==> v25: inputs <==
## my_top_architecture
module my_top_architecture (
    input clock,
    input resetn,
    input tunning,  
    input mode_switch,  
    input increment_button,  
    output wire [47:0] segment_out
);
==> flow/config.mk <==
export PLATFORM = sky130hd
export DESIGN_NAME = my_top_architecture
export DESIGN_NICKNAME = my_top_architecture
export VERILOG_FILES = /design/flow/design.v
export SDC_FILE = /design/flow/constraint.sdc
export NUM_CORES = 4
export LEC_CHECK = 0
export ABC_AREA = 1
export CAP_MARGIN = 20
export CORE_MARGIN = 2
export CORE_UTILIZATION = 72
export CTS_CLUSTER_SIZE = 97
export GPL_ROUTABILITY_DRIVEN = 1
export MAX_ROUTING_LAYER = met5
export MIN_ROUTING_LAYER = met1
export PLACE_DENSITY_LB_ADDON = 0.2
export SETUP_SLACK_MARGIN = 3.23
export SLEW_MARGIN = 40
==> flow/constraint.sdc <==
create_clock -name core_clock -period 12.6 [get_ports {clock}]
set_input_delay 2.5200 -clock core_clock [delete_from_list [all_inputs] [get_ports {clock}]]
set_output_delay 2.5200 -clock core_clock [all_outputs]
set_load 0.01 [all_outputs]
run.sh (not shown) runs the stock make flow with config.mk's settings and CLKGATE_MAP_FILE=.
==> v20: changes against v25 <==
- CTS_CLUSTER_SIZE: 97 -> default
- SETUP_SLACK_MARGIN: 3.23 -> 0.49
==> v15: changes against v25 <==
- ABC_AREA: 1 -> default
- CORE_UTILIZATION: 72 -> 40
- CTS_CLUSTER_SIZE: 97 -> default
- GPL_ROUTABILITY_DRIVEN: 1 -> default
- MAX_ROUTING_LAYER: met5 -> default
- MIN_ROUTING_LAYER: met1 -> default
- PLACE_DENSITY: default -> 0.6
- PLACE_DENSITY_LB_ADDON: 0.2 -> default
- SETUP_SLACK_MARGIN: 3.23 -> default
- SLEW_MARGIN: 40 -> 20
==> flow/constraint.sdc (replaced) <==
create_clock -name core_clock -period 14.4 [get_ports {clock}]
set_input_delay 2.8800 -clock core_clock [delete_from_list [all_inputs] [get_ports {clock}]]
set_output_delay 2.8800 -clock core_clock [all_outputs]
set_load 0.01 [all_outputs]
==> summary of the runs <==
- In clock-buffer cell count, v20 and v15 do not differ.
- Against v15, the design area of v20 is lower by 18%.
- Against v25, the die size of v15 is larger by 140%.
- In synthesized area, v20 and v25 do not differ.
- In v15 the critical path depth is lower than in v20, by 75.
- In v20 the maximum frequency is higher than in v15, by about 14%.
- Of v20 and v15, v20 has the higher sequential share of layout area (gap 3.9 points).
- Of v20 and v15, v15 has the higher clock skew (gap 12 ps).
- v20 completed without violations. v15 went through all stages and came out clean. v25 stopped in global routing (5_1_grt) with DPL-0038.
- In flip-flop count, v20 and v15 do not differ.
- In v20 the via count is smaller than in v15, by about 25%.
- First-iteration DRC count: v20 is lower than v15 (21%).

==> inputs of build 89 <==
my_top_architecture again, from the RTL that the note above started with.
==> flow/config.mk <==
export PLATFORM = sky130hd
export DESIGN_NAME = my_top_architecture
export DESIGN_NICKNAME = my_top_architecture
export VERILOG_FILES = /design/flow/design.v
export SDC_FILE = /design/flow/constraint.sdc
export NUM_CORES = 4
export LEC_CHECK = 0
export ABC_AREA = 1
export CAP_MARGIN = 0
export CELL_PAD_IN_SITES_DETAIL_PLACEMENT = 2
export CORE_ASPECT_RATIO = 1.14
export CORE_MARGIN = 6
export CORE_UTILIZATION = 34
export CTS_CLUSTER_DIAMETER = 86
export CTS_CLUSTER_SIZE = 18
export GPL_ROUTABILITY_DRIVEN = 0
export HOLD_SLACK_MARGIN = 0.15
export MAX_ROUTING_LAYER = met5
export MIN_ROUTING_LAYER = met2
export PLACE_DENSITY = 0.8
export SETUP_SLACK_MARGIN = 0.49
export SLEW_MARGIN = 0
export TNS_END_PERCENT = 20
==> flow/constraint.sdc <==
create_clock -name core_clock -period 14.4 [get_ports {clock}]
set_input_delay 2.8800 -clock core_clock [delete_from_list [all_inputs] [get_ports {clock}]]
set_output_delay 2.8800 -clock core_clock [all_outputs]
set_load 0.01 [all_outputs]
==> build 24 (differences from build 89) <==
- CAP_MARGIN: 0 -> 35
- CELL_PAD_IN_SITES_DETAIL_PLACEMENT: 2 -> default
- CORE_ASPECT_RATIO: 1.14 -> default
- CORE_UTILIZATION: 34 -> 38
- CTS_CLUSTER_DIAMETER: 86 -> 387
- CTS_CLUSTER_SIZE: 18 -> 20
- HOLD_SLACK_MARGIN: 0.15 -> default
- MIN_ROUTING_LAYER: met2 -> met1
- PLACE_DENSITY: 0.8 -> default
- PLACE_DENSITY_LB_ADDON: default -> 0.05
- SETUP_SLACK_MARGIN: 0.49 -> -0.95
- SLEW_MARGIN: 0 -> 5
- TNS_END_PERCENT: 20 -> 15
==> flow/constraint.sdc (replaced) <==
create_clock -name core_clock -period 10.7 [get_ports {clock}]
set_input_delay 2.1400 -clock core_clock [delete_from_list [all_inputs] [get_ports {clock}]]
set_output_delay 2.1400 -clock core_clock [all_outputs]
set_load 0.01 [all_outputs]
==> trial 56 (differences from build 89) <==
- CAP_MARGIN: 0 -> 20
- CELL_PAD_IN_SITES_DETAIL_PLACEMENT: 2 -> default
- CORE_ASPECT_RATIO: 1.14 -> default
- CORE_MARGIN: 6 -> 2
- CORE_UTILIZATION: 34 -> 72
- CTS_CLUSTER_DIAMETER: 86 -> default
- CTS_CLUSTER_SIZE: 18 -> default
- GPL_ROUTABILITY_DRIVEN: 0 -> default
- HOLD_SLACK_MARGIN: 0.15 -> default
- MAX_ROUTING_LAYER: met5 -> default
- MIN_ROUTING_LAYER: met2 -> default
- PLACE_DENSITY: 0.8 -> 0.36
- SETUP_SLACK_MARGIN: 0.49 -> default
- SLEW_MARGIN: 0 -> 20
- TNS_END_PERCENT: 20 -> 15
==> flow/constraint.sdc (replaced) <==
create_clock -name core_clock -period 8.45 [get_ports {clock}]
set_input_delay 1.6900 -clock core_clock [delete_from_list [all_inputs] [get_ports {clock}]]
set_output_delay 1.6900 -clock core_clock [all_outputs]
set_load 0.01 [all_outputs]
==> build 77 (differences from build 89) <==
- ABC_AREA: 1 -> default
- CAP_MARGIN: 0 -> 20
- CELL_PAD_IN_SITES_DETAIL_PLACEMENT: 2 -> default
- CORE_ASPECT_RATIO: 1.14 -> default
- CORE_MARGIN: 6 -> 2
- CORE_UTILIZATION: 34 -> 65
- CTS_CLUSTER_DIAMETER: 86 -> default
- CTS_CLUSTER_SIZE: 18 -> default
- GPL_ROUTABILITY_DRIVEN: 0 -> default
- HOLD_SLACK_MARGIN: 0.15 -> default
- MAX_ROUTING_LAYER: met5 -> default
- MIN_ROUTING_LAYER: met2 -> default
- PLACE_DENSITY: 0.8 -> 0.6
- SETUP_SLACK_MARGIN: 0.49 -> default
- SLEW_MARGIN: 0 -> 20
- TNS_END_PERCENT: 20 -> default
==> flow/constraint.sdc (replaced) <==
create_clock -name core_clock -period 10.3 [get_ports {clock}]
set_input_delay 2.0600 -clock core_clock [delete_from_list [all_inputs] [get_ports {clock}]]
set_output_delay 2.0600 -clock core_clock [all_outputs]
set_load 0.01 [all_outputs]
==> qor summary <==
| metric | trial 56 | build 77 | build 24 | build 89 |
|---|---|---|---|---|
| Outcome | did not finish | did not finish | finished with violations | did not finish |
| Failing step | global routing (5_1_grt) | global routing (5_1_grt) | - | global routing (5_1_grt) |
| Violated checks | - | - | setup timing | - |
| Area of the placeable core | 23300 µm² | 35600 µm² | 44200 µm² | 49400 µm² |
| Die height | 158 µm | 194 µm | 224 µm | 251 µm |
| DIE AREA | 24900 µm² | 37600 µm² | 50000 µm² | 55600 µm² |
| Most common cell in the synthesized netlist | sky130_fd_sc_hd__nand2_1 | sky130_fd_sc_hd__nor2_1 | sky130_fd_sc_hd__nand2_1 | sky130_fd_sc_hd__nand2_1 |
| Synth Seq Share | 0.256 | 0.186 | 0.256 | 0.256 |
| XOR Share, Synth | 0.0367 | 0.0625 | 0.0367 | 0.0367 |
| Number of cells produced by synthesis | 2582 | 3086 | 2582 | 2582 |
| Number of placed cells counting well taps | 3096 | 3946 | 3296 | 3273 |
| Placed Instance Area | 19100 µm² | 28200 µm² | 18700 µm² | 18100 µm² |
| Final RePlAce weighted congestion | 0.889 | 0.975 | - | - |
| Largest type area fraction | 0.245 | 0.178 | 0.245 | 0.245 |
| # Cells Yosys | 2582 | 3086 | 2582 | 2582 |
| YS chip area | 17000 µm² | 23400 µm² | 17000 µm² | 17000 µm² |
| Synthesized area per cell | 6.60 µm² | 7.59 µm² | 6.60 µm² | 6.60 µm² |
| Placed wire-length estimate after detailed placement | 31.8 mm | 54.3 mm | 32.9 mm | 90.9 mm |
| Postcts setup bufs | 36 | 160 | 0 | 65 |
| Die span in x | 158 µm | 194 µm | 224 µm | 222 µm |
| Netlist area before placement | 17000 µm² | 23400 µm² | 17000 µm² | 17000 µm² |
| Basic Gates by Area | 0.495 | 0.273 | 0.495 | 0.495 |
| Tally of unique sky130hd cells used after synthesis | 66 | 159 | 66 | 66 |
| Aoi share | 0.0702 | 0.344 | 0.0702 | 0.0702 |
| Minimum setup slack after placement | -2.70 ns | -1.10 ns | -0.553 ns | -1.67 ns |
